==> flow/design.v <==
module adder(
    input [2:0] data,
    output cout,
    output s
);
assign s = data[2] ^ data[1] ^ data[0];
assign cout = data[2] & data[1] | (data[0] & (data[2] ^ data[1]));
endmodule
module BoothBase
(
    input neg,  
    input pos,  
    input neg2, 
    input pos2, 
    input [1:0] x,  
    output p
);
assign p = (neg&~x[1]) | (neg2&~x[0]) | (pos&x[1]) | (pos2&x[0]);
endmodule
module BoothSelectSignal
(
    input [2:0] y,  
    output neg,  
    output pos,  
    output neg2, 
    output pos2  
);
assign neg = (y[2]&~y[1]&y[0]) | (y[2]&y[1]&~y[0]);
assign pos = (~y[2]&~y[1]&y[0]) | (~y[2]&y[1]&~y[0]);
assign neg2 = y[2]&~y[1]&~y[0];
assign pos2 = ~y[2]&y[1]&y[0];
endmodule
module BoothInterBase
(
    input [2:0] y,  
    input [63:0] x,
    output [63:0] p,
    output c  
);
wire neg,pos,neg2,pos2;
BoothSelectSignal u_BoothSelectSignal(
    .y(y),
    .neg(neg),
    .pos(pos),
    .neg2(neg2),
    .pos2(pos2)
);
BoothBase u_BoothBase(
    .neg(neg),
    .pos(pos),
    .neg2(neg2),
    .pos2(pos2),
    .x({x[0],1'b0}),
    .p(p[0])
);
generate
    genvar i;
    for(i=1;i<64;i=i+1) begin
        BoothBase us_BoothBase(
            .neg(neg),
            .pos(pos),
            .neg2(neg2),
            .pos2(pos2),
            .x(x[i:i-1]),
            .p(p[i])
        );
    end
endgenerate
assign c = neg || neg2;
endmodule
module wallace17
(
    input [16:0] in_data,
    input [13:0] cin,
    output [13:0] cout,
    output c,s
);
wire [4:0] first_s;
adder first1 (.data(in_data[04:02]), .cout(cout[0]), .s(first_s[0]));
adder first2 (.data(in_data[07:05]), .cout(cout[1]), .s(first_s[1]));
adder first3 (.data(in_data[10:08]), .cout(cout[2]), .s(first_s[2]));
adder first4 (.data(in_data[13:11]), .cout(cout[3]), .s(first_s[3]));
adder first5 (.data(in_data[16:14]), .cout(cout[4]), .s(first_s[4]));
wire [3:0] second_s;
adder second1 (.data(cin[2:0]                   ), .cout(cout[5]), .s(second_s[0]));
adder second2 (.data({in_data[0],cin[4:3]}      ), .cout(cout[6]), .s(second_s[1]));
adder second3 (.data({first_s[1:0],in_data[1]}  ), .cout(cout[7]), .s(second_s[2]));
adder second4 (.data(first_s[4:2]               ), .cout(cout[8]), .s(second_s[3]));
wire [1:0] third_s;
adder third1 (.data({second_s[0],cin[6:5]} ), .cout(cout[09]), .s(third_s[0]));
adder third2 (.data(second_s[3:1]          ), .cout(cout[10]), .s(third_s[1]));
wire [1:0] fourth_s;
adder fourth1 (.data(cin[9:7]               ), .cout(cout[11]), .s(fourth_s[0]));
adder fourth2 (.data({third_s[1:0],cin[10]} ), .cout(cout[12]), .s(fourth_s[1]));
wire fifth_s;
adder fifth1 (.data({fourth_s[1:0],cin[11]}), .cout(cout[13]), .s(fifth_s));
adder sixth1 (.data({fifth_s,cin[13:12]}), .cout(c), .s(s));
endmodule
module mul
(
    input rst,
    input clk,
    input sign,
    input [31:0] x,
    input [31:0] y,
    output [63:0] result
);
wire [63:0] ex_x;
wire [33:0] ex_y;
assign ex_x = sign ? {{32{x[31]}},x} : {32'b0,x};
assign ex_y = sign ? {{2{y[31]}},y} : {2'b0,y};
wire [16:0] carry;
wire [63:0] part_res [16:0];
BoothInterBase ufirst_BoothInterBase(
        .y({ex_y[1:0],1'b0}), 
        .x(ex_x), 
        .p(part_res[0]), 
        .c(carry[0])
    );
generate
    genvar i;
    for(i=2;i<=32;i=i+2) begin
        BoothInterBase ui_BoothInterBase(
            .y(ex_y[i+1:i-1]),
            .x(ex_x<<i),
            .p(part_res[i>>1]),
            .c(carry[i>>1])
        );
    end
endgenerate
reg [16:0] carry_stage;
reg [16:0] part_res_stage [63:0];
integer m,n;
always @(posedge clk or posedge rst) begin
    if(rst) begin
        carry_stage <= 17'b0;
        for(m=0;m<64;m=m+1) begin
            part_res_stage [m] <= 17'b0;
        end
    end
    else begin
        carry_stage <= carry;
        for(m=0;m<64;m=m+1) begin
            for(n=0;n<17;n=n+1) begin
                part_res_stage[m][n] <= part_res[n][m];
            end
        end
    end
end
wire [13:0] wallace_carry [64:0];
wire [63:0] c_res,s_res;
wallace17 ufirst_wallace17(
        .in_data(part_res_stage[0]), 
        .cin(carry_stage[13:0]), 
        .cout(wallace_carry[1]),
        .c(c_res[0]),
        .s(s_res[0])
    );
generate
    genvar k;
    for(k=1;k<64;k=k+1) begin
        wallace17 ufirst_wallace17(
            .in_data(part_res_stage[k]), 
            .cin(wallace_carry[k]), 
            .cout(wallace_carry[k+1]),
            .c(c_res[k]),
            .s(s_res[k])
        );
    end
endgenerate
assign result = s_res + {c_res[62:0],carry_stage[14]} + carry_stage[15];
endmodule
Settings: LEC_CHECK=0, CAP_MARGIN=20, CORE_MARGIN=2, CORE_UTILIZATION=65, SLEW_MARGIN=20; clock period 6.96 ns.
run.sh (not shown) runs the stock make flow with config.mk's settings and CLKGATE_MAP_FILE=.
The first run finished but fails on negative setup slack.
Rerun with:
Settings changed: CORE_UTILIZATION 65 to 40.
Clock period 6.96 ns to 9.8 ns, I/O delays scaled along.
This time the run finished clean.
Critical path depth fell by 7.
Cell count rose by a few percent.
Design area drops by a few percent.
Worst setup slack gets better by 2.0 ns.
Rerun with:
Settings changed: CORE_UTILIZATION 40 to 70, CTS_CLUSTER_SIZE set to 55.
Clock period 9.8 ns to 8.26 ns, I/O delays scaled along.
Now the flow produced a layout that fails on negative setup slack.
Utilization came out higher by 37 points.
Sequential cell count stays the same.
Via count came out higher by 9.7%.
Setup slack gets worse by 1.5 ns.
Rerun with:
Settings changed: CAP_MARGIN 20 to 0, CORE_ASPECT_RATIO set to 0.9, CORE_UTILIZATION 70 to 72, CTS_CLUSTER_SIZE 55 to 36, HOLD_SLACK_MARGIN set to 0.27, MAX_ROUTING_LAYER set to met4, PLACE_DENSITY_LB_ADDON set to 0.02, SETUP_SLACK_MARGIN set to 1.16.
Clock period 8.26 ns to 7.87 ns, I/O delays scaled along.
The changed run produced a layout that fails on negative setup slack.
Global-route usage rises by 1.5 points.
Utilization rises by 2.0 points.
Cell area falls by 1.0%.
Rerun with:
Settings changed: CORE_ASPECT_RATIO 0.9 to not set, CTS_CLUSTER_SIZE 36 to 37, HOLD_SLACK_MARGIN 0.27 to 0.3, PLACE_DENSITY_LB_ADDON 0.02 to 0.28, SETUP_SLACK_MARGIN 1.16 to 1.36.
Clock period 7.87 ns to 8.34 ns, I/O delays scaled along.
The new run ran to the end with violations: negative setup slack.
Sequential cell count stays the same.
Hold slack improved by 0.24 ns.
